red:
// ascon
module ascon
(
    input  logic         clock,            
    input  logic         reset_n,          
    input  logic         i_sys_enable,     
    input  logic         i_start,          
    input  logic         i_data_valid,     
    input  logic [ 63:0] i_data,           
    input  logic [127:0] i_key,            
    input  logic [127:0] i_nonce,          
    output logic [ 63:0] o_cipher,         
    output logic [127:0] o_tag,            
    output logic         o_valid_cipher,   
    output logic         o_done,           
    output logic         o_ready           
);
Size: about 5700 cells after synthesis, roughly 0.053 sq mm of cells after synthesis.
clock: 10.0 ns
lec_check: 0
abc_area: 0
cap_margin: 20
cell_pad_in_sites_global_placement: 2
core_margin: 7
core_utilization: 58
hold_slack_margin: 0.18
setup_slack_margin: 0.81
slew_margin: 20
run.sh (not shown) runs the stock make flow with config.mk's settings and CLKGATE_MAP_FILE=.
red never completed, since it errored out during 3_1_place_gp_skip_io.
Changes in blue relative to red:
Settings: swapping 20 for 35 in CAP_MARGIN; swapping 2 for 1 in CELL_PAD_IN_SITES_GLOBAL_PLACEMENT; putting PLACE_DENSITY_LB_ADDON at 0.1 where nothing was set; swapping 58 for 27 in CORE_UTILIZATION; putting CTS_CLUSTER_SIZE at 83 where nothing was set; putting MAX_ROUTING_LAYER at met4 where nothing was set; clearing HOLD_SLACK_MARGIN, which used to be 0.18; swapping 0.81 for 2.89 in SETUP_SLACK_MARGIN; putting MIN_ROUTING_LAYER at met1 where nothing was set.
### Flow results
~same chip area in the Yosys report in red and blue. In summary, blue completed successfully, with a layout that passed the timing, DRC and antenna checks. Number of unique standard cell types used by synthesis: red vs blue identical. Diff blue..red | netlist area before placement | unchanged. Taking blue as 1.0, red lands at 0.69 on y dimension of the die. Comparing red against blue, there is no change at all in synthesized cell count. The horizontal die dimension in red is 0.69 times that in blue. Status: share of cell area taken by muxes after synthesis parity (red, blue). Total number of placement rows ends up higher on blue. Going from red to blue, area of the die +about 110%, floorplan-stage core utilization lost 32 points. Register area share after synthesis came out exactly the same in red and blue.
Setup changes, blue to green
Settings: putting HOLD_SLACK_MARGIN at 0.18 where nothing was set; clearing SETUP_SLACK_MARGIN, which used to be 2.89; swapping 35 for 20 in CAP_MARGIN; clearing MAX_ROUTING_LAYER, which used to be met4; swapping 27 for 58 in CORE_UTILIZATION; clearing CTS_CLUSTER_SIZE, which used to be 83; swapping met1 for met2 in MIN_ROUTING_LAYER; swapping 1 for 2 in CELL_PAD_IN_SITES_GLOBAL_PLACEMENT.
## What came out
green never completed; the flow aborted with a tool error in 3_1_place_gp_skip_io. From blue to green the numbers moved as follows: horizontal extent of the die lost 31%, post-synthesis adder-cell area fraction barely changed, floorplan-stage core utilization increased by 32 points relative to the old numbers, area inside the core boundary went down 54%, total die area went down 52%.
Edits applied to the flow inputs when going from green to orange:
Settings: MIN_ROUTING_LAYER no longer set, was met2; PLACE_DENSITY_LB_ADDON no longer set, was 0.1; CELL_PAD_IN_SITES_GLOBAL_PLACEMENT no longer set, was 2; CORE_MARGIN now 2, was 7; HOLD_SLACK_MARGIN no longer set, was 0.18; CORE_UTILIZATION now 65, was 58; ABC_AREA no longer set, was 0; the clock period (ns, I/O delays scaled along) now 9.82, was 10.0.
Results
Register share after synthesis: orange vs green identical. Relative to green, the die size of orange is lower by 0.016 sq mm. Comparing green against orange, there is no change at all in proportion of synthesized flip-flops having asynchronous set or reset. Going from green to orange, average size of a mapped cell neither gained nor lost much, row count moved down. orange: PASS, flow complete, no timing, DRC or antenna violations. Cmp green and orange / initial standard-cell utilization of the core / lower: green. Comparing orange against green, there is no change at all in number of enable flip-flop cells. Diff green..orange | number of instances in the synthesized netlist | unchanged.
Inputs modified between orange and purple:
Settings: changing CORE_UTILIZATION from 65 to 53; changing the clock period (ns, I/O delays scaled along) from 9.82 to 5.85.
Findings:
- Taking orange as the reference point, the post-route cell area of purple rises by 2.2%.
- Per the comparison of purple with orange, growth of design area from synthesis to finish now larger; global-route usage now smaller; sequential share of layout area now smaller.
- The final reports for purple and orange show highest fanout seen on the critical path lower in the former.
- orange has a higher fraction of met1 tracks used by global routing than purple.
- Number of cells on the worst reg-to-reg path came out higher on purple than on orange.
- Measured against each other, purple and orange differ in total of clock buffers placed in the layout, the lower figure coming from purple.
- Compared to orange, purple was floorplanned on a bigger die.


job 6618:
ascon again, from the RTL that the note above started with.
Design ascon, start of the top module:
module ascon
(
    input  logic         clock,            
    input  logic         reset_n,          
    input  logic         i_sys_enable,     
    input  logic         i_start,          
    input  logic         i_data_valid,     
    input  logic [ 63:0] i_data,           
    input  logic [127:0] i_key,            
    input  logic [127:0] i_nonce,          
    output logic [ 63:0] o_cipher,         
    output logic [127:0] o_tag,            
    output logic         o_valid_cipher,   
    output logic         o_done,           
    output logic         o_ready           
);
    logic
        s_mux_select,                       
        s_enable_xor_data_begin,            
        s_enable_xor_key_begin,             
        s_enable_xor_key_end,               
        s_enable_xor_lsb_end,               
        s_enable_state_reg,                 
        s_enable_cipher_reg,                
        s_enable_tag_reg,                   
        s_enable_round_counter,             
        s_reset_round_counter_to_6,         
        s_reset_round_counter_to_0,         
        s_enable_block_counter,             
        s_reset_block_counter,              
        s_valid_cipher,                     
        reg_valid_cipher,                   
        s_done,                             
        reg_done;                           
    logic         [319:0]       o_state;            
    logic         [3:0] reg_round_counter;  
  ...
clock: 3.4 ns
lec_check: 0
cap_margin: 20
cell_pad_in_sites_detail_placement: 0
cell_pad_in_sites_global_placement: 0
core_margin: 2
core_utilization: 72
cts_cluster_diameter: 344
cts_cluster_size: 75
gpl_timing_driven: 1
hold_slack_margin: 0.2
max_routing_layer: met4
place_density_lb_addon: 0.01
setup_slack_margin: 0.99
slew_margin: 20
tns_end_percent: 5
For job 6618, the flow was terminated by a tool error in global routing (5_1_grt) and produced no final design.
### job 6618 -> job 9194
- GPL_TIMING_DRIVEN no longer set, was 1
- HOLD_SLACK_MARGIN no longer set, was 0.2
- CTS_CLUSTER_DIAMETER no longer set, was 344
- PLACE_DENSITY_LB_ADDON no longer set, was 0.01
- SETUP_SLACK_MARGIN no longer set, was 0.99
- TNS_END_PERCENT no longer set, was 5
- CELL_PAD_IN_SITES_DETAIL_PLACEMENT no longer set, was 0
- MAX_ROUTING_LAYER no longer set, was met4
- CORE_UTILIZATION now 23, was 72
- CELL_PAD_IN_SITES_GLOBAL_PLACEMENT no longer set, was 0
- CTS_CLUSTER_SIZE no longer set, was 75
- the clock period (ns, I/O delays scaled along) now 14.5, was 3.4
==> results <==
Summary of the comparison: worst-case setup slack after placement is higher in job 9194, relative to job 6618. Job 6618 -> job 9194: placed wire-length estimate after detailed placement increased by more than a quarter. Compared with job 6618, job 9194 shows starting density of the core lower by 49 points. Job 9194 gives more total instance count after detailed placement than job 6618 did. H-tree depth: job 9194 > job 6618. Reported for job 9194 and job 6618, proportion of synthesized chip area in sequential cells turned out identical to the last digit. Compared with job 6618, job 9194 shows a higher CTS buffer count. Reported for job 9194 and job 6618, instance tally after logic synthesis turned out identical to the last digit. No stage failed in job 9194, and the final checks on the layout all came back clean. Die area, job 9194 vs job 6618: up by more than 100%.
Inputs modified between job 9194 and job 2110:
- changing CORE_UTILIZATION from 23 to 40
- changing the clock period (ns, I/O delays scaled along) from 14.5 to 5.45
==> comparison <==
From job 9194 to job 2110 the numbers moved as follows: met2 routing resource usage after global routing grew by 20 points, non-clock buffer count shows an increase of about 32%, global-route wire length before repair shows a reduction of 8.5%.
Run comparison: job 9194 worst setup path endpoint permutation_inst.state_output_reg[109]$_DFFE_PN0P_; job 2110 worst setup path endpoint permutation_inst.state_output_reg[25]$_DFFE_PN0P_
Input changes introduced in job 5817 (baseline for comparison: job 2110):
- SETUP_SLACK_MARGIN now 0.97, previously not set
- MAX_ROUTING_LAYER now met4, previously not set
- CORE_UTILIZATION now 71, was 40
- HOLD_SLACK_MARGIN now -0.09, previously not set
- the clock period (ns, I/O delays scaled along) now 3.26, was 5.45
Findings:
Job 2110 and job 5817: one clean run, job 2110; the rest did not finish clean. global routing (5_1_grt): job 5817 exited with error. Per the comparison of job 5817 with job 2110, width of the chip has decreased; core utilization before placement now larger; clock buffer count from CTS lost about 20%; buffer count from post-CTS setup fixing rose by 38. Job 5817: die size is about 43% lower than what job 2110 reported.
